==> flow/design.v (excerpt) <==
module saw2sin
( input  var        i_clk
, input  var [15:0] i_saw
, output var [15:0] o_sin
);
logic invert;
always_comb invert = i_saw[15];
logic reverse;
always_comb reverse = i_saw[14];
logic [15:0] qsaw;
always_comb qsaw = reverse
  ? {~i_saw[13:0], 2'b11}  
  : {i_saw[13:0], 2'b01};  
logic [15:0] qsin;
cordic cordic
( .i_qph (qsaw)
, .o_sin (qsin)
);
logic [16:0] sin;
always_ff @(posedge i_clk) sin <= reverse
  ? (invert ? ~{1'b1, qsin[15:0]}           
            : {1'b1, qsin[15:0]} + 17'd1)   
  : (invert ? ~{1'b1, qsin[15:0]} + 17'd2   
            : {1'b1, qsin[15:0]} + 17'd0);  
always_comb o_sin = sin[16:1];
endmodule
clock: 63.8 ns
lec_check: 0
abc_area: 1
cap_margin: 10
cell_pad_in_sites_global_placement: 1
core_aspect_ratio: 1.23
core_margin: 4
core_utilization: 28
cts_cluster_diameter: 36
gpl_routability_driven: 0
gpl_timing_driven: 0
min_routing_layer: met1
setup_slack_margin: 5.0
slew_margin: 20
run.sh (not shown) runs the stock make flow with config.mk's settings and CLKGATE_MAP_FILE=.
Edit:
ABC_AREA = unset   (was 1)
CAP_MARGIN = 20   (was 10)
CELL_PAD_IN_SITES_GLOBAL_PLACEMENT = unset   (was 1)
CORE_ASPECT_RATIO = unset   (was 1.23)
CORE_MARGIN = 2   (was 4)
CORE_UTILIZATION = 70   (was 28)
CTS_CLUSTER_DIAMETER = unset   (was 36)
GPL_ROUTABILITY_DRIVEN = unset   (was 0)
GPL_TIMING_DRIVEN = unset   (was 0)
MIN_ROUTING_LAYER = unset   (was met1)
SETUP_SLACK_MARGIN = unset   (was 5.0)
clock period = 54.0 ns   (was 63.8 ns; I/O delays follow)
Now the flow ended with an error in detailed placement.
Synthesized area falls by 0.65%.
Die area fell by 61%.
Synthesized cell count shrinks by 11%.
Edit:
CORE_UTILIZATION = 9   (was 70)
clock period = 78.7 ns   (was 54.0 ns; I/O delays follow)
With this change the flow produced a clean layout.
Die area climbs to 7.6 times its value.
Synthesized area does not change.
Synthesized cell count does not change.
Edit:
CORE_UTILIZATION = 57   (was 9)
clock period = 58.1 ns   (was 78.7 ns; I/O delays follow)
The changed run died in global routing with GRT-0232.
Die size fell by well over a third.
Synthesized cell count is unchanged.
Area after synthesis stays the same.
Edit:
CORE_UTILIZATION = 65   (was 57)
clock period = 52.8 ns   (was 58.1 ns; I/O delays follow)
What happened: This time the run never finished: it broke off in detailed placement, error DPL-0033; die area goes down by about 12%; area after synthesis stays the same; synthesized cell count stays the same.
Edit:
clock period = 67.6 ns   (was 52.8 ns; I/O delays follow)
The new run produced a clean layout.
Synthesized area stays the same.
Die size does not change.
Synthesized cell count does not change.


== oak ==
The RTL this note starts from:
==> flow/design.v <==
`default_nettype none
module cordic
( input  var [15:0] i_qph  
, output var [15:0] o_sin  
);
logic [15:0] i_x;
logic [15:0] i_y;
always_comb i_x = i_qph[15] ? 16'h0000 : 16'hDBD9;
always_comb i_y = i_qph[15] ? 16'hDBD9 : 16'h0000;
logic [22:0] cordic_angle [0:18];
always_comb cordic_angle[ 0] = 23'h25C80A;  
always_comb cordic_angle[ 1] = 23'h13F670;  
always_comb cordic_angle[ 2] = 23'h0A2223;  
always_comb cordic_angle[ 3] = 23'h05161A;  
always_comb cordic_angle[ 4] = 23'h028BAF;  
always_comb cordic_angle[ 5] = 23'h0145EC;  
always_comb cordic_angle[ 6] = 23'h00A2F8;  
always_comb cordic_angle[ 7] = 23'h00517C;  
always_comb cordic_angle[ 8] = 23'h0028BE;  
always_comb cordic_angle[ 9] = 23'h00145F;  
always_comb cordic_angle[10] = 23'h000A2F;  
always_comb cordic_angle[11] = 23'h000517;  
always_comb cordic_angle[12] = 23'h00028B;  
always_comb cordic_angle[13] = 23'h000145;  
always_comb cordic_angle[14] = 23'h0000A2;  
always_comb cordic_angle[15] = 23'h000051;  
always_comb cordic_angle[16] = 23'h000028;  
always_comb cordic_angle[17] = 23'h000014;  
always_comb cordic_angle[18] = 23'h00000A;  
/*verilator lint_off UNOPTFLAT*/
logic [18:0] x [0:19];
logic [18:0] y [0:19];
logic [22:0] p [0:19];
/*verilator lint_on UNOPTFLAT*/
always_comb x[0] = {1'b0, i_x, {2{1'b0}}};
always_comb y[0] = {1'b0, i_y, {2{1'b0}}};
always_comb p[0] = {i_qph, {7{1'b0}}};
/*verilator lint_off ALWCOMBORDER*/
for (genvar i = 0; i < 19; i = i + 1) begin: l_cordic_steps
  always_comb
    if (p[i][22]) begin
      x[i+1] = x[i] + (y[i] >>> (i+1));
      y[i+1] = y[i] - (x[i] >>> (i+1));
      p[i+1] = p[i] + cordic_angle[i];
    end else begin
      x[i+1] = x[i] - (y[i] >>> (i+1));
      y[i+1] = y[i] + (x[i] >>> (i+1));
      p[i+1] = p[i] - cordic_angle[i];
    end
end
/*verilator lint_on ALWCOMBORDER*/
always_comb
  if (i_qph > 16'd65508)   o_sin = 16'hFFFE;
  else if (i_qph < 16'd32) o_sin = i_qph + (i_qph >> 1);
  else                     o_sin = y[19][17:2];
endmodule
`default_nettype none
module saw2sin
( input  var        i_clk
, input  var [15:0] i_saw
, output var [15:0] o_sin
);
logic invert;
always_comb invert = i_saw[15];
logic reverse;
always_comb reverse = i_saw[14];
logic [15:0] qsaw;
always_comb qsaw = reverse
  ? {~i_saw[13:0], 2'b11}  
  : {i_saw[13:0], 2'b01};  
logic [15:0] qsin;
cordic cordic
( .i_qph (qsaw)
, .o_sin (qsin)
);
logic [16:0] sin;
always_ff @(posedge i_clk) sin <= reverse
  ? (invert ? ~{1'b1, qsin[15:0]}           
            : {1'b1, qsin[15:0]} + 17'd1)   
  : (invert ? ~{1'b1, qsin[15:0]} + 17'd2   
            : {1'b1, qsin[15:0]} + 17'd0);  
always_comb o_sin = sin[16:1];
endmodule
Settings: LEC_CHECK=0, ABC_AREA=1, CAP_MARGIN=35, CELL_PAD_IN_SITES_DETAIL_PLACEMENT=2, CELL_PAD_IN_SITES_GLOBAL_PLACEMENT=1, CORE_ASPECT_RATIO=1.35, CORE_MARGIN=2, CORE_UTILIZATION=28, CTS_CLUSTER_DIAMETER=37, CTS_CLUSTER_SIZE=60, GPL_ROUTABILITY_DRIVEN=1, GPL_TIMING_DRIVEN=0, HOLD_SLACK_MARGIN=-0.09, MAX_ROUTING_LAYER=met4, MIN_ROUTING_LAYER=met2, PLACE_DENSITY=0.83, SETUP_SLACK_MARGIN=2.98, SLEW_MARGIN=20; clock period 45.6 ns.
Tool error GRT-0116 stopped oak during 5_1_grt; no final results.
Input changes introduced in pine (baseline for comparison: oak):
- MAX_ROUTING_LAYER: met4 -> unset
- CORE_UTILIZATION: 28 -> 15
- GPL_TIMING_DRIVEN: 0 -> unset
- CTS_CLUSTER_SIZE: 60 -> unset
- PLACE_DENSITY: 0.83 -> unset
- CAP_MARGIN: 35 -> 20
- SETUP_SLACK_MARGIN: 2.98 -> unset
- MIN_ROUTING_LAYER: met2 -> unset
- GPL_ROUTABILITY_DRIVEN: 1 -> unset
- HOLD_SLACK_MARGIN: -0.09 -> unset
- CORE_ASPECT_RATIO: 1.35 -> unset
- ABC_AREA: 1 -> unset
- CTS_CLUSTER_DIAMETER: 37 -> unset
- CELL_PAD_IN_SITES_DETAIL_PLACEMENT: 2 -> unset
- CELL_PAD_IN_SITES_GLOBAL_PLACEMENT: 1 -> unset
- the clock period (ns, I/O delays scaled along): 45.6 -> 76.6
Notes after the runs:
- Going from oak to pine, share of synthesized cell area in and, or, nand and nor gates lost 7.4 points, proportion of synthesized chip area in sequential cells neither gained nor lost much.
- pine vs oak — post-placement cell count climbed by more than 10%
- In summary, pine completed successfully, with a layout that passed the timing, DRC and antenna checks.
Edits applied to the flow inputs when going from pine to birch:
- a change of CORE_UTILIZATION from 15 to 40
- a change of the clock period (ns, I/O delays scaled along) from 76.6 to 70.0
--- outcome ---
Sequential share of the synthesized area: pine vs birch identical. Routed wire length, birch and pine, lower one = pine. Comparing birch and pine, final area is lower on birch. Changes observed in birch relative to pine: routed length per placed instance +37%; count of standard-cell rows -about 40%; final worst setup slack -1.61 ns. birch reached the end of the flow, and the finished layout is clean on the timing, DRC and antenna checks.
Edits applied to the flow inputs when going from birch to maple:
- CORE_MARGIN changed from 2 to 7
- TNS_END_PERCENT newly set to 5
- CORE_ASPECT_RATIO newly set to 1.68
- CTS_CLUSTER_DIAMETER newly set to 330
- CORE_UTILIZATION changed from 40 to 72
- CTS_CLUSTER_SIZE newly set to 95
- PLACE_DENSITY newly set to 0.35
## What came out
birch and maple all finish clean. On maple: wire length the detailed router placed on met1 is 14 mm lower than what birch gave. When maple is set beside birch, its critical path depth turns out to be about 2.7% smaller. Count of clock-buffer cells in the layout ended up 1 higher on maple than on birch. From birch to maple the numbers moved as follows: global-route wire length before repair climbed 2.4%; final cell area excluding filler cells dropped 530 sq um; synthesized area per cell barely changed; final core area utilization climbed 35 points.
## Diff of input files: cedar against maple
- CTS_CLUSTER_DIAMETER removed (was 330)
- TNS_END_PERCENT removed (was 5)
- CTS_CLUSTER_SIZE removed (was 95)
- CORE_UTILIZATION changed from 72 to 40
- CORE_ASPECT_RATIO removed (was 1.68)
- PLACE_DENSITY removed (was 0.35)
- CORE_MARGIN changed from 7 to 2
- the clock period (ns, I/O delays scaled along) changed from 70.0 to 67.6
[summary]
cedar against maple: row count +4, signed area change from the synthesized netlist to the final layout +4.9 points, core region area +49000 sq um, die size +65%, sequential share of layout area ~0 delta. Final period utilization (higher): maple. In cedar, the setup slack after placement came out 1.99 ns above the value in maple. Taking cedar over maple, the number of tap cells inserted ratio works out to 1.9.


// saw2sin: RTL as listed in full above, without the edits since
make LEC_CHECK=0 ABC_AREA=0 CAP_MARGIN=10 CELL_PAD_IN_SITES_DETAIL_PLACEMENT=0 CORE_MARGIN=2 CORE_UTILIZATION=71 CTS_CLUSTER_SIZE=75 GPL_ROUTABILITY_DRIVEN=0 GPL_TIMING_DRIVEN=1 MAX_ROUTING_LAYER=met4 PLACE_DENSITY=0.64 SETUP_SLACK_MARGIN=2.98 SLEW_MARGIN=20 TNS_END_PERCENT=65 finish   # period 63.1 ns
The baseline aborted during global routing (5_1_grt).
Next try:
ABC_AREA = 1   (was 0)
CORE_UTILIZATION = 72   (was 71)
CTS_CLUSTER_DIAMETER = 359   (was unset)
CTS_CLUSTER_SIZE = 85   (was 75)
TNS_END_PERCENT = 45   (was 65)
clock period = 55.5 ns   (was 63.1 ns; I/O delays follow)
What happened: The changed run failed in global routing (5_1_grt) (GRT-0232); synthesized area rises by 0.65%; die area falls by 0.73%; synthesized cell count rises by 12%.
Next try:
CAP_MARGIN = 15   (was 10)
CELL_PAD_IN_SITES_DETAIL_PLACEMENT = unset   (was 0)
CTS_CLUSTER_DIAMETER = unset   (was 359)
CTS_CLUSTER_SIZE = 99   (was 85)
GPL_ROUTABILITY_DRIVEN = unset   (was 0)
GPL_TIMING_DRIVEN = unset   (was 1)
MAX_ROUTING_LAYER = unset   (was met4)
PLACE_DENSITY = unset   (was 0.64)
SETUP_SLACK_MARGIN = unset   (was 2.98)
TNS_END_PERCENT = 10   (was 45)
clock period = 38.2 ns   (was 55.5 ns; I/O delays follow)
What happened:
- With this change the flow ended with an error in detailed placement (3_5_place_dp) (DPL-0038)
- synthesized cell count is unchanged
- synthesized area is unchanged
- die size is unchanged
Next try:
ABC_AREA = unset   (was 1)
CAP_MARGIN = 20   (was 15)
CTS_CLUSTER_DIAMETER = 312   (was unset)
CTS_CLUSTER_SIZE = 92   (was 99)
TNS_END_PERCENT = unset   (was 10)
clock period = 19.9 ns   (was 38.2 ns; I/O delays follow)
Outcome: The changed run stopped in detailed placement (3_5_place_dp); die area fell by about 0.6%; synthesized area fell by about 0.65%; synthesized cell count fell by about 11%.


Starts from the design.v that is shown in full above.
Settings: LEC_CHECK=0, CAP_MARGIN=20, CELL_PAD_IN_SITES_DETAIL_PLACEMENT=2, CELL_PAD_IN_SITES_GLOBAL_PLACEMENT=0, CORE_MARGIN=2, CORE_UTILIZATION=54, CTS_CLUSTER_SIZE=57, MAX_ROUTING_LAYER=met4, PLACE_DENSITY_LB_ADDON=0.17, SETUP_SLACK_MARGIN=-2.0, SLEW_MARGIN=20; clock period 95.9 ns.
The first run never finished: it broke off in detailed placement (3_5_place_dp) (DPL-0033).
Then changed:
==> flow/config.mk (replaced) <==
export PLATFORM = sky130hd
export DESIGN_NAME = saw2sin
export DESIGN_NICKNAME = saw2sin
export VERILOG_FILES = /design/flow/design.v
export SDC_FILE = /design/flow/constraint.sdc
export NUM_CORES = 4
export LEC_CHECK = 0
export CAP_MARGIN = 20
export CORE_MARGIN = 2
export CORE_UTILIZATION = 66
export MAX_ROUTING_LAYER = met4
export SLEW_MARGIN = 20
export TNS_END_PERCENT = 5
==> flow/constraint.sdc (replaced) <==
create_clock -name core_clock -period 62.6 [get_ports {i_clk}]
set_input_delay 12.5200 -clock core_clock [delete_from_list [all_inputs] [get_ports {i_clk}]]
set_output_delay 12.5200 -clock core_clock [all_outputs]
set_load 0.01 [all_outputs]
What happened: With this change the flow reached the layout checks and failed them: negative setup slack; area after synthesis stays the same; die area goes down by about a fifth; synthesized cell count does not change.
Then changed:
--- a/flow/config.mk
+++ b/flow/config.mk
@@ -9,3 +9,4 @@
 export CORE_MARGIN = 2
-export CORE_UTILIZATION = 66
+export CORE_UTILIZATION = 58
+export CTS_CLUSTER_SIZE = 83
 export MAX_ROUTING_LAYER = met4
==> flow/constraint.sdc (replaced) <==
create_clock -name core_clock -period 58.5 [get_ports {i_clk}]
set_input_delay 11.7000 -clock core_clock [delete_from_list [all_inputs] [get_ports {i_clk}]]
set_output_delay 11.7000 -clock core_clock [all_outputs]
set_load 0.01 [all_outputs]
The new run produced a layout that fails on negative setup slack.
Wire length climbs by 24%.
Via count goes up by 17%.
Setup slack degrades by 3.6 ns.
Die size rises by 14%.
First-iteration DRC count came out higher by 7.4%.
Hold slack got worse by 0.63 ns.
Synthesized cell count does not change.
Synthesized area does not change.
Cell count came out higher by 20%.
Critical path depth rose by 6.
Then changed:
--- a/flow/config.mk
+++ b/flow/config.mk
@@ -7,6 +7,6 @@
 export LEC_CHECK = 0
-export CAP_MARGIN = 20
+export CAP_MARGIN = 5
 export CORE_MARGIN = 2
-export CORE_UTILIZATION = 58
-export CTS_CLUSTER_SIZE = 83
+export CORE_UTILIZATION = 72
+export CTS_CLUSTER_SIZE = 34
 export MAX_ROUTING_LAYER = met4
==> flow/constraint.sdc (replaced) <==
create_clock -name core_clock -period 62.6 [get_ports {i_clk}]
set_input_delay 12.5200 -clock core_clock [delete_from_list [all_inputs] [get_ports {i_clk}]]
set_output_delay 12.5200 -clock core_clock [all_outputs]
set_load 0.01 [all_outputs]
After rerunning: With this change the flow ended with an error in global routing (5_1_grt) on GRT-0232. Area after synthesis does not change. Synthesized cell count stays the same. Die area falls by about 20%.


job 6823:
// saw2sin: RTL as listed in full above, without the edits since
==> flow/config.mk <==
export PLATFORM = sky130hd
export DESIGN_NAME = saw2sin
export DESIGN_NICKNAME = saw2sin
export VERILOG_FILES = /design/flow/design.v
export SDC_FILE = /design/flow/constraint.sdc
export NUM_CORES = 4
export LEC_CHECK = 0
export ABC_AREA = 1
export CAP_MARGIN = 25
export CELL_PAD_IN_SITES_DETAIL_PLACEMENT = 2
export CELL_PAD_IN_SITES_GLOBAL_PLACEMENT = 1
export CORE_ASPECT_RATIO = 1.35
export CORE_MARGIN = 2
export CORE_UTILIZATION = 28
export CTS_CLUSTER_SIZE = 60
export GPL_ROUTABILITY_DRIVEN = 1
export GPL_TIMING_DRIVEN = 1
export HOLD_SLACK_MARGIN = -0.09
export MIN_ROUTING_LAYER = met2
export PLACE_DENSITY = 0.83
export SETUP_SLACK_MARGIN = 2.98
export SLEW_MARGIN = 20
==> flow/constraint.sdc <==
create_clock -name core_clock -period 55.4 [get_ports {i_clk}]
set_input_delay 11.0800 -clock core_clock [delete_from_list [all_inputs] [get_ports {i_clk}]]
set_output_delay 11.0800 -clock core_clock [all_outputs]
set_load 0.01 [all_outputs]
In the summary table, job 6823 is marked failed, with error GRT-0116 raised in global routing.
The inputs of job 7085 differ from those of job 6823 as listed below.
Settings: removing HOLD_SLACK_MARGIN (formerly -0.09); removing GPL_TIMING_DRIVEN (formerly 1); changing CORE_UTILIZATION from 28 to 40; removing SETUP_SLACK_MARGIN (formerly 2.98); removing CTS_CLUSTER_SIZE (formerly 60); removing PLACE_DENSITY (formerly 0.83); removing CELL_PAD_IN_SITES_GLOBAL_PLACEMENT (formerly 1); removing CELL_PAD_IN_SITES_DETAIL_PLACEMENT (formerly 2); removing CORE_ASPECT_RATIO (formerly 1.35); removing GPL_ROUTABILITY_DRIVEN (formerly 1); removing ABC_AREA (formerly 1); changing CAP_MARGIN from 25 to 20; changing the clock period (ns, I/O delays scaled along) from 55.4 to 63.8.
--- outcome ---
- Against job 6823, job 7085 comes in 628 lower on number of buffers inserted by post-CTS setup repair.
- Re count of standard-cell rows: job 7085 and job 6823 aren't equal, and the higher value belongs to job 6823.
- Job 7085 vs. job 6823: post-synthesis average cell area rose by 0.74 um^2, number of different library cells in the post-synthesis netlist higher.
- Of job 7085 and job 6823, it is job 7085 that has the higher initial cell density of the core.
- From job 6823 to job 7085 the numbers moved as follows: net count entering floorplan decreased by 728 relative to the old numbers; chip area estimate from yosys synthesis decreased by about 0.65% relative to the old numbers; netlist area before placement decreased by 0.65% relative to the old numbers; chip footprint decreased by 30% relative to the old numbers.
- Looking at post-detailed-placement half-perimeter wirelength, job 7085 sits 53% lower than job 6823 does.
- Xor-xnor portion of the synthesized cell area in job 7085 is 1.0 points higher than in job 6823
- Job 7085 reached the end of the flow, and the finished layout is clean on the timing, DRC and antenna checks.
What job 441 does differently from job 7085 at the input level:
Settings: CORE_UTILIZATION changed from 40 to 57; MIN_ROUTING_LAYER removed (was met2); the clock period (ns, I/O delays scaled along) changed from 63.8 to 57.4.
Of job 7085 and job 441, just one finished clean: job 7085.
The log for job 441 ends in global routing with error GRT-0232, so the run never completed.
Number of core rows, job 441 vs job 7085: down by more than 10%
Job 441 vs job 7085 on post-place setup slack: job 441 is the lower one.
Job 7085 fits on a die that is larger than the die of job 441.
Job 441 improves on job 7085 in total core area.
Overall die width ended up about 16% lower on job 441 than on job 7085.
Going from job 7085 to job 441, routability congestion estimate picked up an extra 1.1%, post-placement cell count has increased.
The inputs of job 8864 differ from those of job 441 as listed below.
Settings: ABC_AREA newly set to 1; CORE_UTILIZATION changed from 57 to 40; CORE_ASPECT_RATIO newly set to 1.34; MIN_ROUTING_LAYER newly set to met2; the clock period (ns, I/O delays scaled along) changed from 57.4 to 63.8.
### Flow results
- Completing all stages was not enough for job 8864: its layout failed the final checks because of DRC.
- Number of core rows of job 8864 exceeds that of job 441 by more than a quarter.
- Comparing job 441 and job 8864, fraction of the mapped netlist area in compound gates is higher on job 441.
- Number of flops mapped to enable cells by yosys: job 8864 vs job 441, no meaningful difference
- Going from job 441 to job 8864, Yosys chip area grew slightly.
- A largest combinational cell category by area of adder cells is what job 8864 shows, while AND-OR/OR-AND gates belongs to job 441.
- Diff job 441 -> job 8864 | placer's final routability congestion estimate | decrease of 0.0047
- Area of the core deteriorates in job 8864 relative to job 441.
- Synthesized instance count, job 441 and job 8864: smaller value in job 441
- Going from job 441 to job 8864, die area grows by 43%.
- Compared with job 441, synthesized area in job 8864 increased slightly.
diff inputs: job 8864 => job 9587
Settings: GPL_ROUTABILITY_DRIVEN now 0, previously not set; CORE_MARGIN now 4, was 2; PLACE_DENSITY_LB_ADDON now 0.24, previously not set.
## What came out
- Job 9587: flow completed, timing, DRC and antenna clean
- Diff job 8864 -> job 9587 | detailed route wirelength on metal3 | decrease of 2.8%
> inputs changed (job 9587 -> job 1970)
Settings: changing PLACE_DENSITY_LB_ADDON from 0.24 to 0.17; setting CELL_PAD_IN_SITES_GLOBAL_PLACEMENT to 1 for the first time; setting CTS_CLUSTER_DIAMETER to 289 for the first time.
==> comparison <==
- Job 1970: fraction of the cycle the final worst path needs 0.45 points below job 9587
- Reported for job 9587 and job 1970, number of gates given a new drive strength after cts turned out identical to the last digit.
- Of job 9587 and job 1970, job 1970 shows the higher final area, with job 9587 below it.
- Job 1970: maximum frequency 0.49% above job 9587
